===== flow/constraint.sdc =====
create_clock -name core_clock -period 9.48 [get_ports {oscillator}]
set_input_delay 1.8960 -clock core_clock [delete_from_list [all_inputs] [get_ports {oscillator}]]
set_output_delay 1.8960 -clock core_clock [all_outputs]
set_load 0.01 [all_outputs]

===== flow/config.mk =====
export PLATFORM = sky130hd
export DESIGN_NAME = Microprocessor
export DESIGN_NICKNAME = Microprocessor
export VERILOG_FILES = /design/flow/design.v
export SDC_FILE = /design/flow/constraint.sdc
export NUM_CORES = 4
export LEC_CHECK = 0
export CAP_MARGIN = 20
export CORE_MARGIN = 2
export CORE_UTILIZATION = 57
export SLEW_MARGIN = 20

===== flow/run.sh =====
#!/bin/bash
# the make line also repeats each setting of config.mk as NAME=value (left out here)
make -C /OpenROAD-flow-scripts/flow DESIGN_CONFIG=/design/flow/config.mk WORK_HOME=/design/flow/orfs CLKGATE_MAP_FILE= finish

===== flow/design.v =====
`timescale 1ns / 1ps
module ALU(
    input [7:0] A,
    input [7:0] B,
    output [7:0] Y
    );    
    assign Y = A + B;
endmodule
`timescale 1ns / 1ps
module ControlUnit(
    input [1:0] op,
    output reg ALUControl,
    output reg RegWrite,
    output reg MemRead,
    output reg MemWrite,
    output reg Branch
    );
    always @(op) begin
        case (op)
            2'b00: begin  
                ALUControl <= 1;
                RegWrite <= 1;
                MemRead <= 0;
                MemWrite <= 0;
                Branch <= 0;
            end
            2'b01: begin  
                ALUControl <= 0;
                RegWrite <= 1;
                MemRead <= 1;
                MemWrite <= 0;
                Branch <= 0;
            end
            2'b10: begin  
                ALUControl <= 0;
                RegWrite <= 0;
                MemRead <= 0;
                MemWrite <= 1;
                Branch <= 0;
            end
            2'b11: begin  
                ALUControl <= 0;
                RegWrite <= 0;
                MemRead <= 0;
                MemWrite <= 0;
                Branch <= 1;
            end
        endcase
    end
endmodule
`timescale 1ns / 1ps
module DataMemory(
	 input reset, 
    input clk,
    input [7:0] address,
    input [7:0] writeData,
    input MemWrite,
    input MemRead,
    output [7:0] readData
    );
    wire [7:0] memory [31:0];
    wire [4:0] index = address[4:0];
    genvar g;
    generate
        for (g = 0; g < 32; g = g + 1) begin : word
            reg [7:0] q;
            always @(posedge clk or posedge reset) begin
                if (reset)
                    q <= (g < 16) ? g : (8'd0 - (g - 16));
                else if (MemWrite && index == g)
                    q <= writeData;
            end
            assign memory[g] = q;
        end
    endgenerate
    assign readData = (MemRead) ? memory[index] : writeData;
endmodule
`timescale 1ns / 1ps
module Hex_to_7seg(
    input [3:0] hex,
    output reg [6:0] seg
    );
    always @ (hex) begin
        case (hex)
            4'd0: seg = 7'b0111111;  
            4'd1: seg = 7'b0000110;  
            4'd2: seg = 7'b1011011;  
            4'd3: seg = 7'b1001111;  
            4'd4: seg = 7'b1100110;  
            4'd5: seg = 7'b1101101;  
            4'd6: seg = 7'b1111101;  
            4'd7: seg = 7'b0000111;  
            4'd8: seg = 7'b1111111;  
            4'd9: seg = 7'b1101111;  
            4'd10: seg = 7'b1110111;  
            4'd11: seg = 7'b1111100;  
            4'd12: seg = 7'b0111001;  
            4'd13: seg = 7'b1011110;  
            4'd14: seg = 7'b1111001;  
            4'd15: seg = 7'b1110001;  
            default: seg = 7'b0000000;  
        endcase
    end
endmodule
`timescale 1ns / 1ps
module ProgramCounter(
    input clk,
    input reset,
    input [7:0] nextPC,
    output reg [7:0] PC
    );
    always @(posedge clk or posedge reset) begin
        if (reset)
            PC <= 8'b0;
        else
            PC <= nextPC;
    end
endmodule
`timescale 1ns / 1ps
module RegisterFile(
	 input reset,
    input [1:0] rs, rt, rd,
    input [7:0] writeData,
    input RegWrite,
    input clk,
    output [7:0] rsData, rtData
    );
    reg [7:0] registers [3:0];
always @(posedge clk or posedge reset) begin
    if (reset) begin
        registers[0] <= 8'b00000000;
        registers[1] <= 8'b00000000;
        registers[2] <= 8'b00000000;
        registers[3] <= 8'b00000000;
    end else if (RegWrite) begin
        registers[rd] <= writeData;
    end
end
    assign rsData = registers[rs];
    assign rtData = registers[rt];
endmodule
`timescale 1ns / 1ps
module Microprocessor(
    input oscillator,
    input reset,
    input [7:0] instruction,
    output [6:0] seg1,
    output [6:0] seg2,
    output [6:0] seg3,
    output [6:0] seg4,
    output [7:0] PC
);
    wire clk;
    wire [7:0] nextPC;
    wire [1:0] rs, rt, rd, RegisterDestination, operation;
    wire [7:0] rsData, rtData, writeData, ALUResult, MemoryResult, MemoryAddress;
    wire RegWrite, MemRead, MemWrite, Branch;
    assign clk = oscillator;
    assign rs = instruction[5:4];
    assign rt = instruction[3:2];
    assign rd = instruction[1:0];
    assign operation = instruction[7:6];
    ControlUnit cu(
        .op(instruction[7:6]),
        .ALUControl(ALUControl),
        .RegWrite(RegWrite),
        .MemRead(MemRead),
        .MemWrite(MemWrite),
        .Branch(Branch)
    );
	 assign writeData = (operation==2'b00) ? ALUResult 
	 			: (operation == 2'b11) ? {6'b000000, rd}
	 			: MemoryResult;
	 assign RegisterDestination = ALUControl ? rd : rt;
    RegisterFile rf(
        .reset(reset),
        .rs(rs),
        .rt(rt),
        .rd(RegisterDestination),
        .writeData(writeData),
        .RegWrite(RegWrite),
        .clk(clk),
        .rsData(rsData),
        .rtData(rtData)
    );
    ALU alu(
        .A(rsData),
        .B(rtData),
        .Y(ALUResult)
    );
	 assign MemoryAddress = (rd == 2'b00) ? rsData :
									(rd ==2'b01) ? rsData + 8'b00000001:
									(rd ==2'b10) ? rsData - 8'b00000010:
									(rd ==2'b11) ? rsData - 8'b00000001 :
									rsData;
    DataMemory dm(
        .reset(reset),
        .clk(clk),
        .address(MemoryAddress),
        .writeData(rtData),
        .MemWrite(MemWrite),
        .MemRead(MemRead),
        .readData(MemoryResult)
    );
    ProgramCounter pc(
        .clk(clk),
        .reset(reset),
        .nextPC(nextPC),
        .PC(PC)
    );
	 assign nextPC = (rd == 2'b00) ? PC + 1 :
                    (rd == 2'b01) ? (Branch ? PC + 2 : PC + 1) :
                    (rd == 2'b10) ? (Branch ? PC - 1 : PC + 1) :
                    (rd == 2'b11) ? (Branch ? PC : PC + 1) :
                    PC + 1;
    Hex_to_7seg display1(
        .hex(writeData[7:4]),
        .seg(seg1)
    );
    Hex_to_7seg display2(
        .hex(writeData[3:0]),
        .seg(seg2)
    );
	 Hex_to_7seg display3(
        .hex(PC[7:4]),
        .seg(seg3)
    );
    Hex_to_7seg display4(
        .hex(PC[3:0]),
        .seg(seg4)
    );
endmodule

==> impl_metrics.yaml, run 1 <==
# implementation run metrics
timing:
  fmax_mhz: 108
  hold_viol: 0
  fin_skew_ps: 19.7
  setup_viol: 0
  period_used_pct: 97.9
  fin_setup_tns_ps: 0
  grt_setup_unrepaired: "false"
  holdWs_ps: 504
  slew_headroom_pct: 13.9
  fin_crit_ps: 9280
  final_max_slew_viol_count: 0
  tightestPinTransition_ps: 1280
logic_synthesis:
  ys_seq_share_pct: 45.5
  top_area_share_pct: 25.9
  synthXorXnorAreaFrac_pct: 0.843
  ys_top_logic_family: "multiplexers"
  syn_area_mm2: 0.0166
  yosys.area_share.simple_pct: 11.3
  yosys_warnings: 7
  synthArstFlopShare_pct: 100
  mux_share_pct: 22.6
  common_cells: "mux2_2 (266), dfrtp_1 (172), nand2_1 (139), dfstp_2 (124), o21ai_0 (69)"
  synth-edff-count: 0
  synth_flops: 296
  top_area_cell: "dfrtp_1"
  top_cell: "mux2_2"
  synth.cellmix.compoundShare_pct: 12.8
  netlist_instances: 1502
  topCellsByArea: "dfrtp_1 (26%), dfstp_2 (20%), mux2_2 (18%), ha_1 (3.5%), nand2_1 (3.1%)"
  syn_nets: 1560
  ys.flop_type: "dfrtp_1"
  yosysCellCount: 1502
  ys_chip_area_mm2: 0.0166
  synth_cell_types: 89
  syn_avg_cell_area_um2: 11.1
  adder_share_pct: 3.66
power:
  leakage_nw: 8.62
  ir_drop_mv: 0.204
  powerComb_mw: 2.45
  power_frac_seq_pct: 33.0
  switchingPower_mw: 2.20
  p_int_mw: 3.42
  pwr.group.clock_mw: 1.32
  clockPowerShare_pct: 23.4
  powerSeq_mw: 1.85
  p_total_mw: 5.62
  swShare_pct: 39.1
  top_power_group: "combinational cells"
  p_comb_share_pct: 43.6
  p_per_area_mw_per_mm2: 283
flow_run:
  cap_violations: 0
  tool_warnings: 62
global_routing:
  grt_pass1_vias: 13400
  grt_pass1_wl_um: 86900
  grt_max_degree: 196
  grt.overflow.total: 0
  antenna_found_initial: 3
  track_usage_pct: 38.4
detailed_routing:
  antenna_left: 0
  routedWlPerCell_um: 28.4
  drc_errors: 0
  vias: 13800
  drt_wl_total_um: 58500
  drt_iter0_drc: 1617
  firstDrtPassIters: 6
  viasPerCell: 6.69
critical_path:
  r2r_end: "rf.registers[1][7]"
  critPathCapture: "seg1[1]"
  startpoint: "instruction[0]"
  critPathMaxFanout: 12
  critPathMaxStageDelay_ps: 730
  r2r-start: "rf.registers[1][2]"
  crit_cells: 19
  rr_worst_depth: 15
  worstPathCellList: "clkdlybuf4s50_1 > inv_1 > ha_2 > or4b_2 > o22ai_4 > or4_1 > buf_4 > nand2_2 > buf_4 > nand3_1 > o21ai_0 > a31o_2 > or4_4 > a221oi_4 > inv_1 > ha_1 > and3_1 > mux2i_1 > clkdlybuf4s50_1"
  cp_top_family: "buffers and inverters"
  r2r_slack_ps: 4470
  crit_type: "in -> out"
  worst_setup_path_end_kind: "output pin"
  critPathArrivalTime_ps: 7380
  cpMaxStageDelayCell: "or4b_2"
  crit_path_start_kind: "input port"
  critPathBufInv: 6
  critPathRequiredTime_ps: 7580
clock_tree:
  clk_latency_ps: 520
  cts_sinks: 296
  cts_buffer_depth: 3
  cts_root_buf: "clkbuf_16"
  htreeDepth: 2
  cts_tree: "yes"
  path_clk_slew_ps: 60
  cts_buffers: 34
floorplan:
  die_x_um: 175
  coreArea_mm2: 0.0287
  initCoreUtil_pct: 57.9
  ios: 46
  die_y_um: 175
  num_rows: 62
  die-area_mm2: 0.0305
place:
  io_buffers: 45
  place_area_mm2: 0.0186
  dp_hpwl_um: 40700
  place_inst: 1994
  place.gp.congestion: 0.999
finish:
  layout.nets: 1709
  syn2layout_area_growth_pct: 19.2
  final_cells: 2061
  fill_cells: 2187
  final_cell_area_mm2: 0.0198
hold_path:
  hp-class: "reg -> reg"
  min_to: "dm.word[29].q[6]"
  min-delay-start: "dm.word[29].q[6]"
  hold_depth: 2
status:
  status: "timing/DRC/antenna clean"
## area by class of cell
type | instances | area [um^2] | share of cell area [%]
antenna | 1 | 2.50 | 0.0126
multi-input combinational | 1073 | 8720 | 44.0
sequential | 296 | 7560 | 38.2
clock inverter | 11 | 114 | 0.575
timing repair buffer | 212 | 1820 | 9.16
clock buffer | 50 | 992 | 5.01
tap | 384 | 480 | 2.42
inverter | 34 | 131 | 0.663
## stage by stage
step	setup slack, ps	utilization (%)
after floorplan	1050	-
after global placement	-72.5	64.6
after detailed placement	-142	64.7
after CTS	144	68.6
after global routing	14.0	69.0
final	204	69.0
## what timing repair did
action	4_1_cts	5_1_grt
gates resized	5	13
hold buffers	0	0
cloned	0	0
setup buffers	0	3
pin swaps	0	4
endpoints found under the setup margin	13	9
## routing by layer
metal  GRT usage, %  part of all wire [%]
met5              0                 0.044
met4           14.3                   4.1
met3           10.6                    11
met2           56.5                    43
met1           54.4                    42
==> run 2, diff against run 1 <==
- ABC_AREA: not set -> 1
- CORE_UTILIZATION: 57 -> 66
- SETUP_SLACK_MARGIN: not set -> 1.29
- SLEW_MARGIN: 20 -> 5
- clock period: 9.48 -> 5.5 ns (I/O delays scaled with it)
==> run 2 against run 1 <==
The layout now fails its checks (setup timing). Clock power is 67% higher. Power is 83% higher. Die area is 15% lower. Final area is 7.2% higher. Routed wire length is 3.5% higher. Critical endpoint is now seg2[5]. Largest power group unchanged.
==> impl_metrics.yaml, run 2 <==
# implementation run metrics
global_routing:
  grt.overflow.total: 0
  grt_max_degree: 99
  antenna_found_initial: 2
  track_usage_pct: 42.3
  grt_pass1_vias: 16500
  grt_pass1_wl_um: 86900
critical_path:
  critPathBufInv: 9
  crit_type: "in -> out"
  critPathMaxFanout: 6
  rr_worst_depth: 41
  crit_cells: 31
  critPathRequiredTime_ps: 4400
  critPathArrivalTime_ps: 5160
  r2r-start: "rf.registers[1][1]"
  r2r_slack_ps: -120
  r2r_end: "dm.word[22].q[0]"
  cp_common_cell: "buf_4"
  startpoint: "instruction[4]"
  worst_setup_path_end_kind: "output pin"
  cp_top_family: "simple AND/OR/NAND/NOR gates"
  critPathCapture: "seg2[5]"
  crit_path_start_kind: "input port"
  critPathMaxStageDelay_ps: 290
  cpMaxStageDelayCell: "nor2_2"
clock_tree:
  postCtsHoldBufs: 0
  path_clk_slew_ps: 70
  cts_buffer_depth: 3
  clk_latency_ps: 580
  cts_tree: "yes"
  cts_buffers: 31
  htreeDepth: 1
  cts_root_buf: "clkbuf_16"
  cts_sinks: 296
logic_synthesis:
  top_area_cell: "dfrtp_1"
  synth-edff-count: 0
  top_cell: "nand2_1"
  topCellsByArea: "dfrtp_1 (27%), dfstp_2 (20%), nand2_1 (18%), o21ai_0 (9.4%), nor2_1 (4.3%)"
  netlist_instances: 2156
  ys.flop_type: "dfrtp_1"
  syn_avg_cell_area_um2: 7.53
  ys_seq_share_pct: 46.6
  mux_share_pct: 0
  yosysCellCount: 2156
  adder_share_pct: 3.75
  syn_nets: 2214
  synth.cellmix.compoundShare_pct: 14.2
  synthXorXnorAreaFrac_pct: 0.540
  ys_chip_area_mm2: 0.0162
  ys_top_logic_family: "simple AND/OR/NAND/NOR gates"
  synth_cell_types: 51
  yosys_warnings: 7
  synthArstFlopShare_pct: 100
  syn_area_mm2: 0.0162
  common_cells: "nand2_1 (764), o21ai_0 (305), nor2_1 (184), dfrtp_1 (172), inv_1 (131)"
  yosys.area_share.simple_pct: 29.0
  top_area_share_pct: 26.5
  synth_flops: 296
place:
  dp_hpwl_um: 33900
  place_area_mm2: 0.0185
  io_buffers: 45
  place.gp.congestion: 0.974
  place_inst: 2641
power:
  p_per_area_mw_per_mm2: 483
  switchingPower_mw: 4.07
  swShare_pct: 39.7
  powerSeq_mw: 3.80
  top_power_group: "combinational cells"
  clockPowerShare_pct: 21.6
  pwr.group.clock_mw: 2.21
  powerComb_mw: 4.25
  ir_drop_mv: 0.350
  p_comb_share_pct: 41.4
  leakage_nw: 10.1
  power_frac_seq_pct: 37.1
  p_int_mw: 6.19
hold_path:
  hold_depth: 2
  min_to: "dm.word[22].q[6]"
  min-delay-start: "dm.word[22].q[6]"
  hp-class: "reg -> reg"
flow_run:
  tool_warnings: 62
  cap_violations: 0
timing:
  setup_viol: 22
  fin_skew_ps: 20.2
  tightestPinTransition_ps: 1250
  fmax_mhz: 160
  hold_viol: 0
  fin_crit_ps: 6260
  grt_setup_unrepaired: "true"
  setup_ws_ps: -758
  slew_headroom_pct: 15.5
  final_max_slew_viol_count: 0
  period_used_pct: 114
floorplan:
  die-area_mm2: 0.0259
  ios: 46
  die_x_um: 161
  die_y_um: 161
  num_rows: 57
  coreArea_mm2: 0.0242
  initCoreUtil_pct: 66.9
finish:
  final_cell_area_mm2: 0.0213
  fill_cells: 1251
  layout.nets: 2491
  syn2layout_area_growth_pct: 30.9
  flop_area_mm2: 0.00756
  final_cells: 2783
  logic_area_mm2: 0.00872
detailed_routing:
  drc_errors: 0
  vias: 17600
  viasPerCell: 6.32
  routedWlPerCell_um: 21.8
  drt_wl_total_um: 60600
  drt_iter0_drc: 2901
  antenna_left: 0
  firstDrtPassIters: 10
status:
  status: "failed layout checks"
  so.violations: "setup timing"
-- run 2: per-layer routing --
layer,global-route usage (%),routed length (um)
met1,55.8,21500
met2,67.7,27100
met3,9.56,7950
met4,18.2,3990
met5,0,74
-- run 2: area by class of cell --
type                    instances  share of cell area (%)
flip-flops and latches        296                    35.6
diodes                          1                  0.0118
multi-input cells            1628                    41.0
clock inverters                12                   0.630
repair buffers                333                    13.8
clock buffers                  46                    4.39
inverters                     142                    2.63
repair inverters                1                  0.0412
well taps                     324                    1.91
-- run 2: timing repair --
item | CTS | global route
pin swaps | 94 | 62
setup buffers | 63 | 18
cloned | 1 | 1
hold endpoints to repair | 0 | 0
setup endpoints to repair | 63 | 43
gates resized | 256 | 110
-- run 2: through the flow --
stage	TNS (ps)	util [%]	hold WS [ps]	total power [mW]	setup WS, ps
after CTS	-2160	85.5	489	9.69	-194
after global placement	-17910	76.3	466	6.97	-1310
after detailed placement	-18730	76.3	474	7.11	-1370
after floorplan	0	-	453	5.69	226
after global routing	-11720	87.6	487	10.7	-796
final	-9880	87.6	478	10.3	-758
==> run 3, diff against run 2 <==
- ABC_AREA: 1 -> 0
- CORE_UTILIZATION: 66 -> 70
- PLACE_DENSITY: not set -> 0.36
- SETUP_SLACK_MARGIN: 1.29 -> not set
- SLEW_MARGIN: 5 -> 20
- TNS_END_PERCENT: not set -> 15
- clock period: 5.5 -> 5.09 ns (I/O delays scaled with it)
==> run 3 against run 2 <==
The layout still fails its checks (setup timing). Non-clock buffer count increased by 86. Clock power increased by 6%. Sequential share of layout area decreased by 0.62 points. Combinational power increased by about 40%. Synthesized cell count decreased by 30%. Power increased by 16%. Cell count decreased by 21%. Clock-buffer cell count decreased by 7. Via count decreased by 1.1%. Critical path depth decreased by 15. Largest cell class unchanged. Largest power group unchanged.
==> impl_metrics.yaml, run 3 <==
# implementation run metrics
critical_path:
  crit_path_start_kind: "input port"
  worstPathCellList: "clkdlybuf4s50_1 > buf_4 > mux4_2 > fa_1 > a21o_1 > a21oi_1 > o21bai_1 > a21oi_1 > mux2i_1 > a31oi_1 > a41oi_1 > nand4_1 > nand2_2 > mux2_4 > a22oi_2 > buf_4"
  r2r_end: "rf.registers[3][7]"
  r2r_slack_ps: -150
  r2r-start: "rf.registers[1][1]"
  critPathCapture: "seg1[6]"
  critPathArrivalTime_ps: 6170
  crit_type: "in -> out"
  crit_cells: 16
  critPathMaxStageDelay_ps: 570
  rr_worst_depth: 21
  critPathRequiredTime_ps: 4070
  cpMaxStageDelayCell: "mux4_2"
  critPathBufInv: 3
  cp_top_family: "AND-OR/OR-AND gates"
  startpoint: "instruction[3]"
  critPathMaxFanout: 10
  worst_setup_path_end_kind: "output pin"
power:
  powerComb_mw: 5.97
  clockPowerShare_pct: 19.7
  ir_drop_mv: 0.431
  pwr.group.clock_mw: 2.34
  p_per_area_mw_per_mm2: 550
  leakage_nw: 9.66
  power_frac_seq_pct: 30.2
  swShare_pct: 42.7
  top_power_group: "combinational cells"
  p_int_mw: 6.82
  powerSeq_mw: 3.59
  switchingPower_mw: 5.09
  p_comb_share_pct: 50.1
logic_synthesis:
  netlist_instances: 1502
  top_cell: "mux2_2"
  top_area_share_pct: 25.9
  yosys_warnings: 7
  ys_top_logic_family: "multiplexers"
  topCellsByArea: "dfrtp_1 (26%), dfstp_2 (20%), mux2_2 (18%), ha_1 (3.5%), nand2_1 (3.1%)"
  synth.cellmix.compoundShare_pct: 12.8
  synthXorXnorAreaFrac_pct: 0.843
  synthArstFlopShare_pct: 100
  yosysCellCount: 1502
  adder_share_pct: 3.66
  synth_cell_types: 89
  synth-edff-count: 0
  ys_seq_share_pct: 45.5
  ys.flop_type: "dfrtp_1"
  top_area_cell: "dfrtp_1"
  syn_area_mm2: 0.0166
  mux_share_pct: 22.6
  yosys.area_share.simple_pct: 11.3
  syn_nets: 1560
  ys_chip_area_mm2: 0.0166
  syn_avg_cell_area_um2: 11.1
  common_cells: "mux2_2 (266), dfrtp_1 (172), nand2_1 (139), dfstp_2 (124), o21ai_0 (69)"
  synth_flops: 296
flow_run:
  tool_warnings: 65
  cap_violations: 0
detailed_routing:
  drc_errors: 0
  viasPerCell: 7.90
  firstDrtPassIters: 15
  routedWlPerCell_um: 34.2
  drt_iter0_drc: 3751
  drt_wl_total_um: 75300
  antenna_left: 0
  vias: 17400
finish:
  layout.nets: 1912
  logic_area_mm2: 0.00908
  utilization_pct: 92.4
  syn2layout_area_growth_pct: 30.1
  final_cell_area_mm2: 0.0216
  flop_area_mm2: 0.00756
  fill_cells: 840
clock_tree:
  path_clk_slew_ps: 70
  cts_root_buf: "clkbuf_16"
  cts_sinks: 296
  cts_tree: "yes"
  clk_latency_ps: 580
  postCtsHoldBufs: 0
  htreeDepth: 1
  cts_buffers: 30
  cts_buffer_depth: 3
timing:
  tightestPinTransition_ps: 1140
  hold_viol: 0
  holdWs_ps: 517
  fin_crit_ps: 7190
  slew_headroom_pct: 23.3
  fmax_mhz: 139
  period_used_pct: 141
  final_max_slew_viol_count: 0
  grt_setup_unrepaired: "true"
  setup_ws_ps: -2100
  setup_viol: 23
  fin_skew_ps: 20.6
hold_path:
  min-delay-start: "dm.word[28].q[3]"
  min_to: "dm.word[28].q[3]"
  hold_depth: 1
  hp-class: "reg -> reg"
place:
  io_buffers: 45
  dp_hpwl_um: 43100
  dp_worst_setup_slack_ps: -2720
  place.gp.congestion: 1.10
  place_area_mm2: 0.0196
floorplan:
  die-area_mm2: 0.0250
  die_x_um: 158
  initCoreUtil_pct: 71.0
  ios: 46
  num_rows: 56
  die_y_um: 158
  coreArea_mm2: 0.0234
global_routing:
  antenna_found_initial: 5
  grt_pass1_wl_um: 105000
  grt_pass1_vias: 16800
  grt.overflow.total: 0
  grt_max_degree: 127
  track_usage_pct: 57.8
status:
  status: "failed layout checks"
  so.violations: "setup timing"
[run 3: repair_timing]
item,4_1_cts,5_1_grt
pin swaps,41,20
setup buffers,40,10
resized,182,34
cloned,0,0
setup endpoints to repair,46,28
[run 3: final cells by class]
| cell class | count | area share, % |
|---|---|---|
| Sequential cell | 296 | 35.0 |
| Clock buffer | 39 | 3.82 |
| Multi-Input combinational cell | 1073 | 42.0 |
| Clock inverter | 16 | 0.822 |
| Antenna cell | 4 | 0.0463 |
| Tap cell | 319 | 1.85 |
| Inverter | 34 | 0.631 |
| Timing Repair Buffer | 419 | 15.9 |
[run 3: per-stage QoR]
stage	std cells	setup TNS, ps	total power [mW]
after global placement	2094	-73670	8.09
after detailed placement	2094	-95170	8.27
after CTS	2188	-19520	11.0
after floorplan	1502	-20220	5.75
after global routing	2196	-29370	12.0
final	2200	-29750	11.9
[run 3: routing by layer]
| layer | wire length (um) | share of wire (%) | vias to the layer above | global-route usage, % |
|---|---|---|---|---|
| li1 | - | - | 6275 | - |
| met1 | 23400 | 31 | 8095 | 67.6 |
| met2 | 29700 | 39 | 2080 | 82.3 |
| met3 | 13200 | 18 | 928 | 28.7 |
| met4 | 8860 | 12 | 4 | 40.8 |
| met5 | 123 | 0.16 | - | 4.14 |
==> run 4, diff against run 3 <==
- ABC_AREA: 0 -> not set
- CAP_MARGIN: 20 -> 15
- CORE_ASPECT_RATIO: not set -> 0.68
- CORE_UTILIZATION: 70 -> 72
- CTS_CLUSTER_DIAMETER: not set -> 238
- GPL_ROUTABILITY_DRIVEN: not set -> 1
- MAX_ROUTING_LAYER: not set -> met4
- MIN_ROUTING_LAYER: not set -> met1
- PLACE_DENSITY: 0.36 -> not set
- SLEW_MARGIN: 20 -> 5
- TNS_END_PERCENT: 15 -> 5
- clock period: 5.09 -> 12.8 ns (I/O delays scaled with it)
==> run 4 against run 3 <==
Now clean on timing, DRC and antenna. Sequential power down 61%. Critical path depth rose by 4. Clock-buffer cell count unchanged. Global-route usage decreased by 5.6 points. Worst hold slack lost 10 ps. Synthesized cell count is the same. Routed wire length shrank 19%. Final area fell by 14%. First-iteration DRC count fell by 36%. Critical path type unchanged. Largest cell class unchanged.
==> impl_metrics.yaml, run 4 <==
# implementation run metrics
status:
  status: "timing/DRC/antenna clean"
floorplan:
  die_x_um: 188
  die-area_mm2: 0.0243
  num_rows: 45
  coreArea_mm2: 0.0225
  die_y_um: 129
  initCoreUtil_pct: 74.0
  ios: 46
global_routing:
  grt_pass1_vias: 13900
  track_usage_pct: 52.2
  grt_max_degree: 179
  grt_pass1_wl_um: 90100
  antenna_found_initial: 4
  grt.overflow.total: 0
logic_synthesis:
  mux_share_pct: 22.6
  top_area_cell: "dfrtp_1"
  ys_seq_share_pct: 45.5
  synth_flops: 296
  synth_cell_types: 89
  yosys.area_share.simple_pct: 11.3
  syn_area_mm2: 0.0166
  synth-edff-count: 0
  top_cell: "mux2_2"
  syn_avg_cell_area_um2: 11.1
  ys_top_logic_family: "multiplexers"
  synthXorXnorAreaFrac_pct: 0.843
  topCellsByArea: "dfrtp_1 (26%), dfstp_2 (20%), mux2_2 (18%), ha_1 (3.5%), nand2_1 (3.1%)"
  adder_share_pct: 3.66
  yosysCellCount: 1502
  netlist_instances: 1502
  synthArstFlopShare_pct: 100
  yosys_warnings: 7
  top_area_share_pct: 25.9
  ys_chip_area_mm2: 0.0166
  common_cells: "mux2_2 (266), dfrtp_1 (172), nand2_1 (139), dfstp_2 (124), o21ai_0 (69)"
  synth.cellmix.compoundShare_pct: 12.8
  syn_nets: 1560
  ys.flop_type: "dfrtp_1"
clock_tree:
  cts_buffer_depth: 3
  clk_latency_ps: 580
  htreeDepth: 1
  cts_sinks: 296
  cts_root_buf: "clkbuf_16"
  path_clk_slew_ps: 70
  cts_tree: "yes"
  postCtsHoldBufs: 0
  cts_buffers: 28
  post_cts_buffers: 0
  post_cts_resized: 0
hold_path:
  hp-class: "reg -> reg"
  min_to: "dm.word[7].q[5]"
  min-delay-start: "dm.word[7].q[5]"
  hold_depth: 1
critical_path:
  critPathRequiredTime_ps: 10240
  crit_type: "in -> out"
  rr_worst_depth: 15
  critPathBufInv: 5
  critPathArrivalTime_ps: 9590
  critPathCapture: "seg1[6]"
  startpoint: "instruction[5]"
  crit_path_start_kind: "input port"
  crit_cells: 20
  critPathMaxFanout: 15
  worstPathCellList: "clkdlybuf4s50_1 > mux4_2 > inv_1 > ha_1 > a21oi_1 > a311oi_1 > nand4_2 > nand2_1 > nand2_1 > a31oi_1 > o31ai_1 > or4_1 > a211o_1 > a21oi_2 > buf_4 > inv_1 > ha_1 > mux2_2 > a22oi_1 > clkdlybuf4s50_1"
  r2r_slack_ps: 7070
  worst_setup_path_end_kind: "output pin"
  cpMaxStageDelayCell: "clkdlybuf4s50_1"
  r2r-start: "rf.registers[0][1]"
  cp_top_family: "simple AND/OR/NAND/NOR gates"
  critPathMaxStageDelay_ps: 790
  r2r_end: "rf.registers[0][2]"
power:
  switchingPower_mw: 1.66
  powerComb_mw: 1.68
  clockPowerShare_pct: 22.0
  powerSeq_mw: 1.40
  p_per_area_mw_per_mm2: 213
  p_int_mw: 2.30
  swShare_pct: 41.9
  power_frac_seq_pct: 35.4
  p_comb_share_pct: 42.5
  ir_drop_mv: 0.179
  leakage_nw: 7.96
  pwr.group.clock_mw: 0.872
  top_power_group: "combinational cells"
timing:
  period_used_pct: 94.9
  tightestPinTransition_ps: 1330
  fin_skew_ps: 18.9
  final_max_slew_viol_count: 0
  fmax_mhz: 82.3
  setup_viol: 0
  fin_setup_tns_ps: 0
  grt_setup_unrepaired: "false"
  fin_crit_ps: 12150
  slew_headroom_pct: 11.1
  hold_viol: 0
finish:
  utilization_pct: 82.6
  final_cells: 1868
  fill_cells: 1181
  layout.nets: 1596
  syn2layout_area_growth_pct: 11.6
  flop_area_mm2: 0.00756
  logic_area_mm2: 0.00861
flow_run:
  tool_warnings: 63
  cap_violations: 0
detailed_routing:
  routedWlPerCell_um: 32.6
  antenna_left: 0
  drt_wl_total_um: 60800
  vias: 14400
  viasPerCell: 7.72
  drc_errors: 0
  drt_iter0_drc: 2415
  firstDrtPassIters: 9
place:
  place_inst: 1808
  dp_hpwl_um: 40700
  place.gp.congestion: 1.08
  io_buffers: 45
[run 4: area by class of cell]
class / count / area share, %
clock buffers: 39 / 4.33
flip-flops and latches: 296 / 40.7
inverters: 34 / 0.728
multi-input cells: 1073 / 46.4
well taps: 305 / 2.06
diodes: 3 / 0.0404
repair buffers: 105 / 5.02
clock inverters: 13 / 0.701
[run 4: per-layer routing]
metal | share of wire (%) | vias up | wire length [um] | GRT usage, %
li1 | - | 5665 | - | -
met1 | 37 | 7077 | 22600 | 68.8
met2 | 40 | 1367 | 24400 | 71.0
met3 | 18 | 316 | 10800 | 23.5
met4 | 5.0 | 0 | 3060 | 19.0
met5 | 0 | - | 0 | -
[run 4: through the flow]
step | total power, mW | setup slack (ps) | cell area [um^2] | hold slack [ps]
2_1_floorplan | 2.29 | 2270 | 16600 | 461
3_3_place_gp | 2.90 | 1090 | 17600 | 477
3_5_place_dp | 2.96 | 878 | 17600 | 488
4_1_cts | 3.84 | 862 | 18500 | 502
5_1_grt | 4.06 | 294 | 18600 | 525
6_report | 3.96 | 650 | 18600 | 506
==> run 5, diff against run 4 <==
- CAP_MARGIN: 15 -> 20
- CORE_ASPECT_RATIO: 0.68 -> not set
- CORE_UTILIZATION: 72 -> 40
- CTS_CLUSTER_DIAMETER: 238 -> 364
- CTS_CLUSTER_SIZE: not set -> 15
- GPL_ROUTABILITY_DRIVEN: 1 -> not set
- GPL_TIMING_DRIVEN: not set -> 0
- MAX_ROUTING_LAYER: met4 -> not set
- MIN_ROUTING_LAYER: met1 -> met2
- SLEW_MARGIN: 5 -> 20
- TNS_END_PERCENT: 5 -> 70
- clock period: 12.8 -> 10.0 ns (I/O delays scaled with it)
==> run 5 against run 4 <==
The layout now fails its checks (setup timing). Final area rose by 4.9%. Critical endpoint is now seg2[3]. Sequential share of layout area fell by 1.9 points. Critical path type unchanged. Clock power rose by 11%. First-iteration DRC count rose by 71%. Cell count rose by 17%.
==> impl_metrics.yaml, run 5 <==
# implementation run metrics
critical_path:
  r2r-start: "rf.registers[3][2]"
  cp_top_family: "buffers and inverters"
  critPathMaxFanout: 10
  r2r_slack_ps: 4430
  critPathArrivalTime_ps: 8010
  startpoint: "instruction[0]"
  worst_setup_path_end_kind: "output pin"
  critPathBufInv: 6
  cp_common_cell: "a21oi_1"
  crit_cells: 20
  worstPathCellList: "dlymetal6s2s_1 > inv_1 > ha_1 > clkbuf_2 > nor3b_1 > mux2_4 > a211oi_2 > nand2_2 > a21oi_1 > clkbuf_4 > a32oi_1 > a21oi_1 > nor3_1 > nand4_1 > o21ai_4 > buf_4 > ha_1 > mux2_2 > a21oi_1 > clkdlybuf4s50_1"
  critPathCapture: "seg2[3]"
  cpMaxStageDelayCell: "clkdlybuf4s50_1"
  crit_path_start_kind: "input port"
  critPathMaxStageDelay_ps: 640
  critPathRequiredTime_ps: 8000
  r2r_end: "rf.registers[2][7]"
  crit_type: "in -> out"
  rr_worst_depth: 18
timing:
  fin_crit_ps: 10010
  period_used_pct: 100
  hold_viol: 0
  fmax_mhz: 99.9
  tightestPinTransition_ps: 1320
  setup_ws_ps: -9.76
  fin_skew_ps: 38.7
  final_max_slew_viol_count: 0
  slew_headroom_pct: 11.7
  setup_viol: 1
  holdWs_ps: 508
floorplan:
  num_rows: 74
  die_x_um: 208
  die_y_um: 208
  die-area_mm2: 0.0432
  ios: 46
  initCoreUtil_pct: 40.6
  coreArea_mm2: 0.0409
power:
  switchingPower_mw: 2.45
  pwr.group.clock_mw: 0.966
  p_total_mw: 5.29
  power_frac_seq_pct: 32.7
  top_power_group: "combinational cells"
  powerComb_mw: 2.60
  clockPowerShare_pct: 18.2
  leakage_nw: 8.19
  p_per_area_mw_per_mm2: 272
  ir_drop_mv: 0.172
  p_comb_share_pct: 49.1
  p_int_mw: 2.85
  swShare_pct: 46.2
  powerSeq_mw: 1.73
detailed_routing:
  antenna_left: 0
  viasPerCell: 8.69
  routedWlPerCell_um: 34.8
  vias: 19000
  drt_iter0_drc: 4124
  drt_wl_total_um: 76100
  drc_errors: 0
  firstDrtPassIters: 12
logic_synthesis:
  syn_nets: 1560
  synth_flops: 296
  ys.flop_type: "dfrtp_1"
  ys_top_logic_family: "multiplexers"
  ys_chip_area_mm2: 0.0166
  common_cells: "mux2_2 (266), dfrtp_1 (172), nand2_1 (139), dfstp_2 (124), o21ai_0 (69)"
  yosysCellCount: 1502
  ys_seq_share_pct: 45.5
  topCellsByArea: "dfrtp_1 (26%), dfstp_2 (20%), mux2_2 (18%), ha_1 (3.5%), nand2_1 (3.1%)"
  synth.cellmix.compoundShare_pct: 12.8
  mux_share_pct: 22.6
  yosys_warnings: 7
  synthXorXnorAreaFrac_pct: 0.843
  top_cell: "mux2_2"
  yosys.area_share.simple_pct: 11.3
  top_area_share_pct: 25.9
  syn_avg_cell_area_um2: 11.1
  syn_area_mm2: 0.0166
  synth_cell_types: 89
  synthArstFlopShare_pct: 100
  netlist_instances: 1502
  adder_share_pct: 3.66
  synth-edff-count: 0
  top_area_cell: "dfrtp_1"
clock_tree:
  clk_latency_ps: 610
  cts_tree: "yes"
  postCtsHoldBufs: 0
  htreeDepth: 1
  cts_buffer_depth: 3
  path_clk_slew_ps: 70
  cts_root_buf: "clkbuf_16"
  cts_sinks: 296
  cts_buffers: 23
flow_run:
  tool_warnings: 57
  cap_violations: 0
hold_path:
  min_to: "dm.word[7].q[5]"
  hp-class: "reg -> reg"
  min-delay-start: "dm.word[7].q[5]"
  hold_depth: 1
global_routing:
  busiest_layer: "met3"
  grt_pass1_vias: 20900
  track_usage_pct: 51.4
  met2_usage_pct: 55.3
  grt.overflow.total: 0
  met1_usage_pct: 0
  grt.met3_usage_pct: 67.3
  antenna_found_initial: 0
  grt_pass1_wl_um: 106000
  grt_max_degree: 99
finish:
  final_cell_area_mm2: 0.0195
  syn2layout_area_growth_pct: 17.2
  fill_cells: 3836
  layout.nets: 1686
place:
  place.gp.congestion: 0.999
  place_area_mm2: 0.0183
  dp_hpwl_um: 51300
  io_buffers: 41
status:
  so.violations: "setup timing"
  status: "failed layout checks"
run 5: repair_timing:
action | CTS | global route
endpoints found under the setup margin | 14 | 14
gates resized | 53 | 32
buffers inserted | 11 | 12
pin swaps | 10 | 8
run 5: area by class of cell:
cell class              count  area, um^2  share of cell area, %
well taps                 532         666                   3.42
diodes                      7        17.5                 0.0899
repair buffers            105        1020                   5.23
flip-flops and latches    296        7560                   38.8
inverters                  34         135                  0.694
plain buffers              95         487                   2.50
multi-input cells        1073        8910                   45.7
clock inverters             1        20.0                  0.103
clock buffers              41         664                   3.41
run 5: routing by layer:
| metal | share of wire [%] | up-vias |
|---|---|---|
| met1 | 0 | 6199 |
| met5 | 2.7 | - |
| met3 | 41 | 905 |
| li1 | - | 5781 |
| met4 | 14 | 72 |
| met2 | 43 | 6017 |
run 5: metrics by stage:
| stage | util [%] | worst slack (ps) | std cells | TNS, ps |
|---|---|---|---|---|
| after global placement | 43.3 | -4260 | 2075 | -844160 |
| after floorplan | - | 29.4 | 1502 | 0 |
| after global routing | 47.6 | -20.2 | 2177 | -25.0 |
| final | 47.6 | -9.76 | 2184 | -9.76 |
| after CTS | 47.0 | 3.42 | 2167 | 0 |
| after detailed placement | 44.8 | -1710 | 2115 | -17490 |
==> run 6, diff against run 5 <==
- CAP_MARGIN: 20 -> 5
- CELL_PAD_IN_SITES_GLOBAL_PLACEMENT: not set -> 2
- CORE_ASPECT_RATIO: not set -> 1.23
- CORE_UTILIZATION: 40 -> 23
- CTS_CLUSTER_DIAMETER: 364 -> 281
- CTS_CLUSTER_SIZE: 15 -> not set
- GPL_ROUTABILITY_DRIVEN: not set -> 1
- GPL_TIMING_DRIVEN: 0 -> not set
- HOLD_SLACK_MARGIN: not set -> 0.28
- MAX_ROUTING_LAYER: not set -> met5
- PLACE_DENSITY_LB_ADDON: not set -> 0.15
- SETUP_SLACK_MARGIN: not set -> 1.59
- SLEW_MARGIN: 20 -> 5
- TNS_END_PERCENT: 70 -> 40
- clock period: 10.0 -> 7.48 ns (I/O delays scaled with it)
==> run 6 against run 5 <==
The layout still fails its checks (setup timing). Clock skew decreased by 5.1 ps. Clock-buffer cell count increased by 9. Register-to-register slack got worse by 2100 ps. Global-route usage decreased by 17 points. Power increased by 61%. Final area increased by 20%. Non-clock buffer count increased by 250. Synthesized cell count unchanged. Combinational power increased by 61%. Critical endpoint is now seg2[0]. Highest routed layer unchanged.
==> impl_metrics.yaml, run 6 <==
# implementation run metrics
floorplan:
  die_y_um: 302
  num_rows: 109
  ios: 46
  initCoreUtil_pct: 23.2
  coreArea_mm2: 0.0717
  die_x_um: 246
  die-area_mm2: 0.0745
global_routing:
  grt.overflow.total: 0
  met1_usage_pct: 0
  track_usage_pct: 34.7
  busiest_layer: "met3"
  grt_pass1_wl_um: 119000
  antenna_found_initial: 0
  grt_max_degree: 119
  grt.met3_usage_pct: 43.3
  met2_usage_pct: 41.8
  grt_pass1_vias: 22600
logic_synthesis:
  ys_top_logic_family: "multiplexers"
  yosys.area_share.simple_pct: 11.3
  top_cell: "mux2_2"
  synth-edff-count: 0
  syn_nets: 1560
  yosysCellCount: 1502
  synth_flops: 296
  synthXorXnorAreaFrac_pct: 0.843
  ys_seq_share_pct: 45.5
  common_cells: "mux2_2 (266), dfrtp_1 (172), nand2_1 (139), dfstp_2 (124), o21ai_0 (69)"
  adder_share_pct: 3.66
  syn_area_mm2: 0.0166
  top_area_share_pct: 25.9
  ys_chip_area_mm2: 0.0166
  synth.cellmix.compoundShare_pct: 12.8
  yosys_warnings: 7
  netlist_instances: 1502
  mux_share_pct: 22.6
  topCellsByArea: "dfrtp_1 (26%), dfstp_2 (20%), mux2_2 (18%), ha_1 (3.5%), nand2_1 (3.1%)"
  ys.flop_type: "dfrtp_1"
  synth_cell_types: 89
  top_area_cell: "dfrtp_1"
  syn_avg_cell_area_um2: 11.1
  synthArstFlopShare_pct: 100
clock_tree:
  cts_tree: "yes"
  cts_sinks: 296
  path_clk_slew_ps: 60
  cts_root_buf: "clkbuf_16"
  htreeDepth: 2
  cts_buffers: 37
  postCtsHoldBufs: 0
  cts_buffer_depth: 3
  clk_latency_ps: 600
timing:
  setup_viol: 14
  fmax_mhz: 127
  period_used_pct: 105
  final_max_slew_viol_count: 0
  hold_viol: 0
  fin_skew_ps: 33.6
  fin_crit_ps: 7850
  tightestPinTransition_ps: 1170
  grt_setup_unrepaired: "true"
  slew_headroom_pct: 21.6
  setup_ws_ps: -370
power:
  leakage_nw: 10.1
  pwr.group.clock_mw: 1.96
  power_frac_seq_pct: 28.1
  clockPowerShare_pct: 22.9
  powerComb_mw: 4.18
  top_power_group: "combinational cells"
  ir_drop_mv: 0.178
  p_per_area_mw_per_mm2: 365
  powerSeq_mw: 2.40
  p_comb_share_pct: 48.9
  switchingPower_mw: 3.53
  p_total_mw: 8.54
  swShare_pct: 41.4
  p_int_mw: 5.00
hold_path:
  hp-class: "reg -> reg"
  min_to: "dm.word[0].q[3]"
  hold_depth: 1
  min-delay-start: "dm.word[0].q[3]"
flow_run:
  cap_violations: 0
  tool_warnings: 64
critical_path:
  critPathMaxStageDelay_ps: 560
  cp_common_cell: "buf_6"
  cpMaxStageDelayCell: "mux4_2"
  rr_worst_depth: 24
  critPathArrivalTime_ps: 6350
  worst_setup_path_end_kind: "output pin"
  startpoint: "instruction[5]"
  critPathRequiredTime_ps: 5980
  crit_type: "in -> out"
  critPathBufInv: 11
  crit_cells: 25
  r2r-start: "rf.registers[1][1]"
  r2r_slack_ps: 2350
  cp_top_family: "AND-OR/OR-AND gates"
  critPathCapture: "seg2[0]"
  critPathMaxFanout: 6
  crit_path_start_kind: "input port"
  r2r_end: "rf.registers[3][2]"
place:
  dp_worst_setup_slack_ps: -1560
  dp_hpwl_um: 59000
  io_buffers: 45
  place.gp.congestion: 0.960
detailed_routing:
  drc_errors: 0
  viasPerCell: 6.89
  drt_wl_total_um: 85000
  vias: 19800
  drt_iter0_drc: 3039
  routedWlPerCell_um: 29.6
  firstDrtPassIters: 6
  antenna_left: 0
status:
  status: "failed layout checks"
  so.violations: "setup timing"
finish:
  layout.nets: 1951
  syn2layout_area_growth_pct: 40.8
[run 6: layer usage]
layer	wire (um)	vias to the layer above	part of all wire [%]
li1	-	6329	-
met2	43400	6153	51
met1	0	6727	0
met4	7670	25	9.0
met5	955	-	1.1
met3	33000	568	39
[run 6: metrics by stage]
step	hold slack, ps	instance area [um^2]	cells	setup TNS, ps	utilization (%)
6_report	498	23400	2875	-4220	32.6
4_1_cts	500	23100	2855	-962	32.2
3_5_place_dp	486	20700	2738	-20300	28.9
5_1_grt	514	23400	2865	-5790	32.6
3_3_place_gp	472	20700	2737	-27850	28.9
2_1_floorplan	461	16600	1502	-505	-
[run 6: layout make-up]
type | count | area [um^2]
fillers | 7400 | 48300
multi-input cells | 1074 | 9320
flip-flops and latches | 296 | 7560
repair buffers | 450 | 3910
well taps | 943 | 1180
clock buffers | 50 | 1040
clock inverters | 18 | 223
inverters | 34 | 134
diodes | 10 | 25.0
[run 6: repair_timing]
action | in CTS | in global routing
resized | 240 | 47
setup buffers | 48 | 9
cloned | 1 | 0
setup endpoints to repair | 58 | 18
pin swaps | 55 | 30
==> run 7, diff against run 6 <==
- ABC_AREA: not set -> 1
- CAP_MARGIN: 5 -> 15
- CELL_PAD_IN_SITES_GLOBAL_PLACEMENT: 2 -> not set
- CORE_ASPECT_RATIO: 1.23 -> 1.28
- CORE_UTILIZATION: 23 -> 67
- CTS_CLUSTER_DIAMETER: 281 -> 238
- HOLD_SLACK_MARGIN: 0.28 -> not set
- MAX_ROUTING_LAYER: met5 -> not set
- MIN_ROUTING_LAYER: met2 -> met1
- PLACE_DENSITY: not set -> 0.61
- PLACE_DENSITY_LB_ADDON: 0.15 -> not set
- SETUP_SLACK_MARGIN: 1.59 -> not set
- clock period: 7.48 -> 5.56 ns (I/O delays scaled with it)
==> run 7 against run 6 <==
The layout still fails its checks (setup timing). Combinational power about the same. Sequential power increased by 57%. Global-route usage increased by 8.4 points. Die area decreased by 66%. Register-to-register slack got worse by 740 ps. Critical endpoint unchanged.
==> impl_metrics.yaml, run 7 <==
# implementation run metrics
flow_run:
  tool_warnings: 64
  cap_violations: 0
detailed_routing:
  viasPerCell: 6.34
  vias: 17400
  routedWlPerCell_um: 21.5
  drc_errors: 0
  antenna_left: 0
  drt_iter0_drc: 2150
  drt_wl_total_um: 59000
  diodes: 0
  firstDrtPassIters: 12
floorplan:
  num_rows: 64
  die-area_mm2: 0.0255
  die_y_um: 180
  initCoreUtil_pct: 68.0
  ios: 46
  coreArea_mm2: 0.0239
  die_x_um: 142
timing:
  hold_viol: 0
  fin_setup_tns_ps: -8040
  setup_ws_ps: -671
  slew_headroom_pct: 36.1
  final_max_slew_viol_count: 0
  period_used_pct: 112
  grt_setup_unrepaired: "true"
  fin_skew_ps: 24.8
  fin_crit_ps: 6230
  tightestPinTransition_ps: 957
  fmax_mhz: 160
  setup_viol: 14
global_routing:
  grt_pass1_vias: 16700
  track_usage_pct: 43.1
  grt_pass1_wl_um: 86700
  grt.overflow.total: 0
  antenna_found_initial: 0
  grt_max_degree: 126
place:
  place.gp.congestion: 0.970
  dp_hpwl_um: 34800
  place_inst: 2620
  io_buffers: 45
logic_synthesis:
  topCellsByArea: "dfrtp_1 (27%), dfstp_2 (20%), nand2_1 (18%), o21ai_0 (9.4%), nor2_1 (4.3%)"
  synth.cellmix.compoundShare_pct: 14.2
  common_cells: "nand2_1 (764), o21ai_0 (305), nor2_1 (184), dfrtp_1 (172), inv_1 (131)"
  top_area_share_pct: 26.5
  synth_flops: 296
  yosys.area_share.simple_pct: 29.0
  top_area_cell: "dfrtp_1"
  syn_area_mm2: 0.0162
  syn_nets: 2214
  adder_share_pct: 3.75
  top_cell: "nand2_1"
  synth_cell_types: 51
  syn_avg_cell_area_um2: 7.53
  synth-edff-count: 0
  netlist_instances: 2156
  synthArstFlopShare_pct: 100
  ys_top_logic_family: "simple AND/OR/NAND/NOR gates"
  ys.flop_type: "dfrtp_1"
  ys_seq_share_pct: 46.6
  yosysCellCount: 2156
  mux_share_pct: 0
  yosys_warnings: 7
  synthXorXnorAreaFrac_pct: 0.540
  ys_chip_area_mm2: 0.0162
finish:
  fill_cells: 1197
  final_cells: 2739
  layout.nets: 2478
  syn2layout_area_growth_pct: 29.8
power:
  pwr.group.clock_mw: 2.23
  ir_drop_mv: 0.347
  p_per_area_mw_per_mm2: 481
  top_power_group: "combinational cells"
  swShare_pct: 38.9
  powerSeq_mw: 3.76
  p_int_mw: 6.20
  powerComb_mw: 4.15
  leakage_nw: 10.0
  clockPowerShare_pct: 22.0
  p_comb_share_pct: 40.9
  power_frac_seq_pct: 37.1
  switchingPower_mw: 3.94
clock_tree:
  cts_buffer_depth: 3
  cts_sinks: 296
  htreeDepth: 1
  path_clk_slew_ps: 70
  cts_tree: "yes"
  clk_latency_ps: 600
  cts_root_buf: "clkbuf_16"
  cts_buffers: 29
  postCtsHoldBufs: 0
critical_path:
  critPathCapture: "seg2[0]"
  critPathMaxStageDelay_ps: 320
  cp_top_family: "simple AND/OR/NAND/NOR gates"
  r2r_slack_ps: 1610
  rr_worst_depth: 26
  critPathBufInv: 9
  critPathRequiredTime_ps: 4450
  crit_path_start_kind: "input port"
  worst_setup_path_end_kind: "output pin"
  r2r_end: "rf.registers[2][5]"
  r2r-start: "rf.registers[2][0]"
  crit_type: "in -> out"
  cpMaxStageDelayCell: "a21oi_4"
  critPathMaxFanout: 12
  critPathArrivalTime_ps: 5120
  startpoint: "instruction[5]"
  cp_common_cell: "buf_6"
  crit_cells: 30
hold_path:
  min-delay-start: "dm.word[30].q[0]"
  hp-class: "reg -> reg"
  hold_depth: 2
  min_to: "dm.word[30].q[0]"
status:
  so.violations: "setup timing"
  status: "failed layout checks"
run 7: what timing repair did:
action / 4_1_cts / 5_1_grt
endpoints found under the setup margin: 14 / 14
gates resized: 288 / 89
pin swaps: 94 / 68
hold endpoints to repair: 0 / 0
setup buffers: 48 / 17
cloned: 2 / 1
run 7: metal layers:
metal / track usage [%] / share of wire [%] / vias to the layer above
met1: 54.3 / 35 / 8072
met4: 25.4 / 8.7 / 0
met3: 8.05 / 12 / 490
li1: - / - / 7502
met2: 69.4 / 45 / 1302
met5: 0 / 0 / -
run 7: layout make-up:
cell class / instances / area, um^2 / area share [%]
Multi-Input combinational cell: 1628 / 8690 / 41.3
Clock buffer: 37 / 816 / 3.87
Timing Repair Buffer: 323 / 2810 / 13.3
Clock inverter: 16 / 254 / 1.21
Tap cell: 297 / 372 / 1.76
Sequential cell: 296 / 7560 / 35.9
Inverter: 142 / 554 / 2.63
run 7: stage by stage:
stage / hold slack [ps] / total power, mW / util (%) / area, um^2 / setup WS (ps)
2_1_floorplan: 453 / 5.55 / - / 16200 / -44.3
3_3_place_gp: 466 / 6.86 / 76.8 / 18300 / -1360
3_5_place_dp: 473 / 7.01 / 76.8 / 18300 / -1450
4_1_cts: 488 / 9.65 / 86.3 / 20600 / -156
5_1_grt: 507 / 10.6 / 88.3 / 21100 / -719
6_report: 487 / 10.1 / 88.3 / 21100 / -671
==> run 8, diff against run 7 <==
- ABC_AREA: 1 -> not set
- CAP_MARGIN: 15 -> 20
- CORE_ASPECT_RATIO: 1.28 -> not set
- CORE_UTILIZATION: 67 -> 19
- CTS_CLUSTER_DIAMETER: 238 -> not set
- GPL_ROUTABILITY_DRIVEN: 1 -> not set
- MIN_ROUTING_LAYER: met1 -> not set
- PLACE_DENSITY: 0.61 -> not set
- SLEW_MARGIN: 5 -> 20
- TNS_END_PERCENT: 40 -> not set
- clock period: 5.56 -> 15.6 ns (I/O delays scaled with it)
==> run 8 against run 7 <==
Register-to-register slack better by 8100 ps. Highest routed layer is now met5. Sequential share of layout area rose by 2.0 points. Routed wire length down 2.5%. Final area down 5.4%. Worst hold slack improved by 11 ps. The run now finishes clean. Largest power group unchanged. Flip-flop count stayed put.
==> impl_metrics.yaml, run 8 <==
# implementation run metrics
status:
  status: "timing/DRC/antenna clean"
finish:
  fill_cells: 9222
  syn2layout_area_growth_pct: 19.8
  layout.nets: 1583
  flop_area_mm2: 0.00756
  logic_area_mm2: 0.00865
critical_path:
  cpMaxStageDelayCell: "clkdlybuf4s50_1"
  rr_worst_depth: 15
  critPathCapture: "seg2[3]"
  critPathMaxFanout: 20
  critPathArrivalTime_ps: 10480
  critPathBufInv: 4
  r2r_end: "rf.registers[1][2]"
  startpoint: "instruction[4]"
  critPathRequiredTime_ps: 12480
  r2r-start: "rf.registers[0][1]"
  worstPathCellList: "clkdlybuf4s50_1 > mux4_2 > inv_1 > ha_1 > a21oi_1 > a311oi_1 > nand4_2 > nand2_1 > nand2_1 > nand2_1 > nor3_1 > a2111oi_0 > nand4_1 > o21ai_1 > inv_1 > ha_1 > nor2_1 > a211oi_1 > a21oi_1 > clkdlybuf4s50_1"
  cp_top_family: "simple AND/OR/NAND/NOR gates"
  r2r_slack_ps: 9750
  crit_cells: 20
  worst_setup_path_end_kind: "output pin"
  critPathMaxStageDelay_ps: 1040
  cp_common_cell: "nand2_1"
  crit_type: "in -> out"
  crit_path_start_kind: "input port"
power:
  leakage_nw: 8.08
  top_power_group: "combinational cells"
  p_total_mw: 3.40
  ir_drop_mv: 0.0711
  power_frac_seq_pct: 33.5
  pwr.group.clock_mw: 0.955
  powerSeq_mw: 1.14
  switchingPower_mw: 1.31
  swShare_pct: 38.7
  p_per_area_mw_per_mm2: 170
  powerComb_mw: 1.30
  p_int_mw: 2.08
  p_comb_share_pct: 38.4
  clockPowerShare_pct: 28.1
timing:
  final_max_slew_viol_count: 0
  hold_viol: 0
  grt_setup_unrepaired: "false"
  tightestPinTransition_ps: 1150
  period_used_pct: 87.2
  setup_viol: 0
  fin_setup_tns_ps: 0
  fin_crit_ps: 13600
  holdWs_ps: 498
  setup_ws_ps: 2000
  slew_headroom_pct: 22.9
  fmax_mhz: 73.5
  fin_skew_ps: 27.5
detailed_routing:
  drt_iter0_drc: 1357
  routedWlPerCell_um: 21.2
  drc_errors: 0
  vias: 13200
  viasPerCell: 4.88
  firstDrtPassIters: 5
  drt_wl_total_um: 57500
  antenna_left: 0
  diodes: 0
clock_tree:
  cts_buffer_depth: 3
  cts_tree: "yes"
  post_cts_buffers: 0
  post_cts_resized: 0
  postCtsHoldBufs: 0
  clk_latency_ps: 550
  htreeDepth: 2
  cts_root_buf: "clkbuf_16"
  cts_sinks: 296
  cts_buffers: 34
  path_clk_slew_ps: 60
logic_synthesis:
  yosys.area_share.simple_pct: 11.3
  mux_share_pct: 22.6
  yosysCellCount: 1502
  yosys_warnings: 7
  common_cells: "mux2_2 (266), dfrtp_1 (172), nand2_1 (139), dfstp_2 (124), o21ai_0 (69)"
  synthXorXnorAreaFrac_pct: 0.843
  synth_cell_types: 89
  top_area_cell: "dfrtp_1"
  synth_flops: 296
  ys_chip_area_mm2: 0.0166
  syn_avg_cell_area_um2: 11.1
  syn_area_mm2: 0.0166
  ys_top_logic_family: "multiplexers"
  syn_nets: 1560
  synthArstFlopShare_pct: 100
  top_area_share_pct: 25.9
  ys_seq_share_pct: 45.5
  synth.cellmix.compoundShare_pct: 12.8
  synth-edff-count: 0
  ys.flop_type: "dfrtp_1"
  adder_share_pct: 3.66
  top_cell: "mux2_2"
  topCellsByArea: "dfrtp_1 (26%), dfstp_2 (20%), mux2_2 (18%), ha_1 (3.5%), nand2_1 (3.1%)"
  netlist_instances: 1502
hold_path:
  min-delay-start: "rf.registers[2][6]"
  min_to: "rf.registers[2][6]"
  hp-class: "reg -> reg"
  hold_depth: 2
global_routing:
  busiest_layer: "met2"
  grt_pass1_wl_um: 86500
  grt.met3_usage_pct: 2.46
  met1_usage_pct: 17.4
  grt.overflow.total: 0
  grt_pass1_vias: 12800
  antenna_found_initial: 1
  grt_max_degree: 164
  track_usage_pct: 12.5
  met2_usage_pct: 18.3
floorplan:
  die_y_um: 300
  coreArea_mm2: 0.0868
  ios: 46
  num_rows: 108
  die-area_mm2: 0.0899
  initCoreUtil_pct: 19.2
  die_x_um: 300
flow_run:
  cap_violations: 0
  tool_warnings: 61
place:
  dp_hpwl_um: 38700
  dp_worst_setup_slack_ps: 2170
  place.gp.congestion: 0.993
  io_buffers: 45
==> run 8: through the flow <==
stage               instance area [um^2]  util, %  std cells
floorplan                          16600        -       1502
global placement                   18500     21.3       2640
detailed placement                 18500     21.4       2642
CTS                                19900     22.9       2704
global route                       19900     23.0       2706
finish                             19900     23.0       2706
==> run 8: area by class of cell <==
cell class	count	share of cell area (%)
Clock buffer	46	5.11
Clock inverter	16	1.71
Inverter	34	0.678
Multi-Input combinational cell	1073	43.4
Sequential cell	296	38.0
Tap cell	1155	7.25
Timing Repair Buffer	86	3.87
==> run 8: routing by layer <==
metal  routed length [um]  up-vias  part of all wire [%]
met5                   10        -                 0.017
met4                 2970        2                   5.2
met3                 5080      182                   8.8
met2                24500      722                    43
met1                24900     6670                    43
li1                     -     5638                     -
==> run 9, diff against run 8 <==
- CAP_MARGIN: 20 -> 5
- CORE_ASPECT_RATIO: not set -> 0.68
- CORE_UTILIZATION: 19 -> 16
- CTS_CLUSTER_DIAMETER: not set -> 188
- GPL_ROUTABILITY_DRIVEN: not set -> 1
- MAX_ROUTING_LAYER: not set -> met4
- MIN_ROUTING_LAYER: not set -> met2
- PLACE_DENSITY_LB_ADDON: not set -> 0.15
- SETUP_SLACK_MARGIN: not set -> 1.59
- SLEW_MARGIN: 20 -> 5
- TNS_END_PERCENT: not set -> 40
- clock period: 15.6 -> 7.48 ns (I/O delays scaled with it)
==> run 9 against run 8 <==
Now fails the layout checks on setup timing. Critical path depth grew 6. Via count increased by 52%. Non-clock buffer count increased by 386. Routed wire length increased by 68%. Clock power grew 100%. Synthesized cell count unchanged. Combinational power rose to 3.4 times the previous value. Worst setup slack got worse by 2400 ps. Clock-buffer cell count rose by 8. Final area up 22%. Critical endpoint is now seg1[4]. Largest cell class unchanged.
==> impl_metrics.yaml, run 9 <==
# implementation run metrics
status:
  status: "failed layout checks"
  so.violations: "setup timing"
critical_path:
  rr_worst_depth: 19
  r2r_slack_ps: 2520
  critPathMaxStageDelay_ps: 550
  critPathMaxFanout: 5
  critPathArrivalTime_ps: 6380
  crit_cells: 26
  cpMaxStageDelayCell: "or4_4"
  critPathBufInv: 10
  critPathCapture: "seg1[4]"
  worst_setup_path_end_kind: "output pin"
  crit_type: "in -> out"
  r2r-start: "rf.registers[3][1]"
  r2r_end: "rf.registers[2][6]"
  startpoint: "instruction[5]"
  critPathRequiredTime_ps: 5980
  crit_path_start_kind: "input port"
  cp_top_family: "buffers and inverters"
global_routing:
  grt.overflow.total: 0
  grt_pass1_wl_um: 133000
  grt_pass1_vias: 23500
  track_usage_pct: 28.7
  grt_max_degree: 109
  antenna_found_initial: 0
logic_synthesis:
  ys.flop_type: "dfrtp_1"
  yosys.area_share.simple_pct: 11.3
  mux_share_pct: 22.6
  syn_nets: 1560
  synthArstFlopShare_pct: 100
  syn_avg_cell_area_um2: 11.1
  ys_chip_area_mm2: 0.0166
  top_area_cell: "dfrtp_1"
  common_cells: "mux2_2 (266), dfrtp_1 (172), nand2_1 (139), dfstp_2 (124), o21ai_0 (69)"
  topCellsByArea: "dfrtp_1 (26%), dfstp_2 (20%), mux2_2 (18%), ha_1 (3.5%), nand2_1 (3.1%)"
  ys_top_logic_family: "multiplexers"
  adder_share_pct: 3.66
  synth.cellmix.compoundShare_pct: 12.8
  top_area_share_pct: 25.9
  yosys_warnings: 7
  syn_area_mm2: 0.0166
  top_cell: "mux2_2"
  netlist_instances: 1502
  synthXorXnorAreaFrac_pct: 0.843
  yosysCellCount: 1502
  ys_seq_share_pct: 45.5
  synth_cell_types: 89
  synth-edff-count: 0
  synth_flops: 296
place:
  place.gp.congestion: 1.01
  dp_hpwl_um: 66700
  io_buffers: 45
  place_area_mm2: 0.0216
clock_tree:
  cts_root_buf: "clkbuf_16"
  cts_buffer_depth: 3
  htreeDepth: 2
  postCtsHoldBufs: 0
  cts_buffers: 36
  cts_sinks: 296
  path_clk_slew_ps: 60
  clk_latency_ps: 630
  cts_tree: "yes"
timing:
  setup_viol: 14
  tightestPinTransition_ps: 994
  fmax_mhz: 127
  slew_headroom_pct: 33.2
  period_used_pct: 105
  hold_viol: 0
  fin_setup_tns_ps: -3650
  fin_skew_ps: 38.7
  fin_crit_ps: 7870
  setup_ws_ps: -392
  final_max_slew_viol_count: 0
  grt_setup_unrepaired: "true"
floorplan:
  die_x_um: 395
  ios: 46
  die-area_mm2: 0.107
  die_y_um: 270
  coreArea_mm2: 0.103
  num_rows: 97
  initCoreUtil_pct: 16.1
detailed_routing:
  drt_wl_total_um: 96600
  antenna_left: 0
  viasPerCell: 6.03
  routedWlPerCell_um: 29.0
  drc_errors: 0
  vias: 20100
  firstDrtPassIters: 7
  drt_iter0_drc: 2398
power:
  pwr.group.clock_mw: 1.91
  leakage_nw: 10.2
  top_power_group: "combinational cells"
  p_per_area_mw_per_mm2: 365
  p_comb_share_pct: 50.6
  clockPowerShare_pct: 21.6
  swShare_pct: 43.3
  powerComb_mw: 4.47
  switchingPower_mw: 3.83
  power_frac_seq_pct: 27.8
  p_int_mw: 5.01
  powerSeq_mw: 2.46
  ir_drop_mv: 0.174
flow_run:
  tool_warnings: 64
  cap_violations: 0
finish:
  fill_cells: 11100
  utilization_pct: 23.5
  final_cell_area_mm2: 0.0242
  layout.nets: 1971
  syn2layout_area_growth_pct: 45.8
hold_path:
  hp-class: "reg -> reg"
  min_to: "dm.word[9].q[5]"
  min-delay-start: "dm.word[9].q[5]"
  hold_depth: 1
## run 9: stage by stage
stage               hold slack (ps)  cells  setup slack (ps)  power (mW)
global route                    520   3327              -497        9.23
finish                          504   3337              -392        8.83
CTS                             502   3320              -181        8.46
floorplan                       461   1502              -154        3.91
global placement                480   3211             -1840        6.24
detailed placement              489   3211             -1770        6.22
## run 9: layout make-up
| class | instances | area (um^2) | area share (%) |
|---|---|---|---|
| antenna | 10 | 25.0 | 0.103 |
| clock buffer | 54 | 1100 | 4.54 |
| clock inverter | 12 | 111 | 0.459 |
| inverter | 34 | 134 | 0.552 |
| multi-input combinational | 1073 | 9430 | 38.9 |
| sequential | 296 | 7560 | 31.2 |
| tap | 1386 | 1730 | 7.16 |
| timing repair buffer | 472 | 4140 | 17.1 |
## run 9: per-layer routing
metal	GRT usage (%)	up-vias	wire length, um
li1	-	6363	-
met2	28.0	6625	42800
met5	-	-	0
met4	4.46	0	4260
met3	44.1	366	49600
met1	-	6774	0
## run 9: timing repair
item	CTS	global route
buffers inserted	42	7
resized	256	46
hold endpoints to repair	0	0
gates cloned	1	0
setup endpoints to repair	54	14
pin swaps	41	22
Power is estimated from default activity; no workload was simulated.
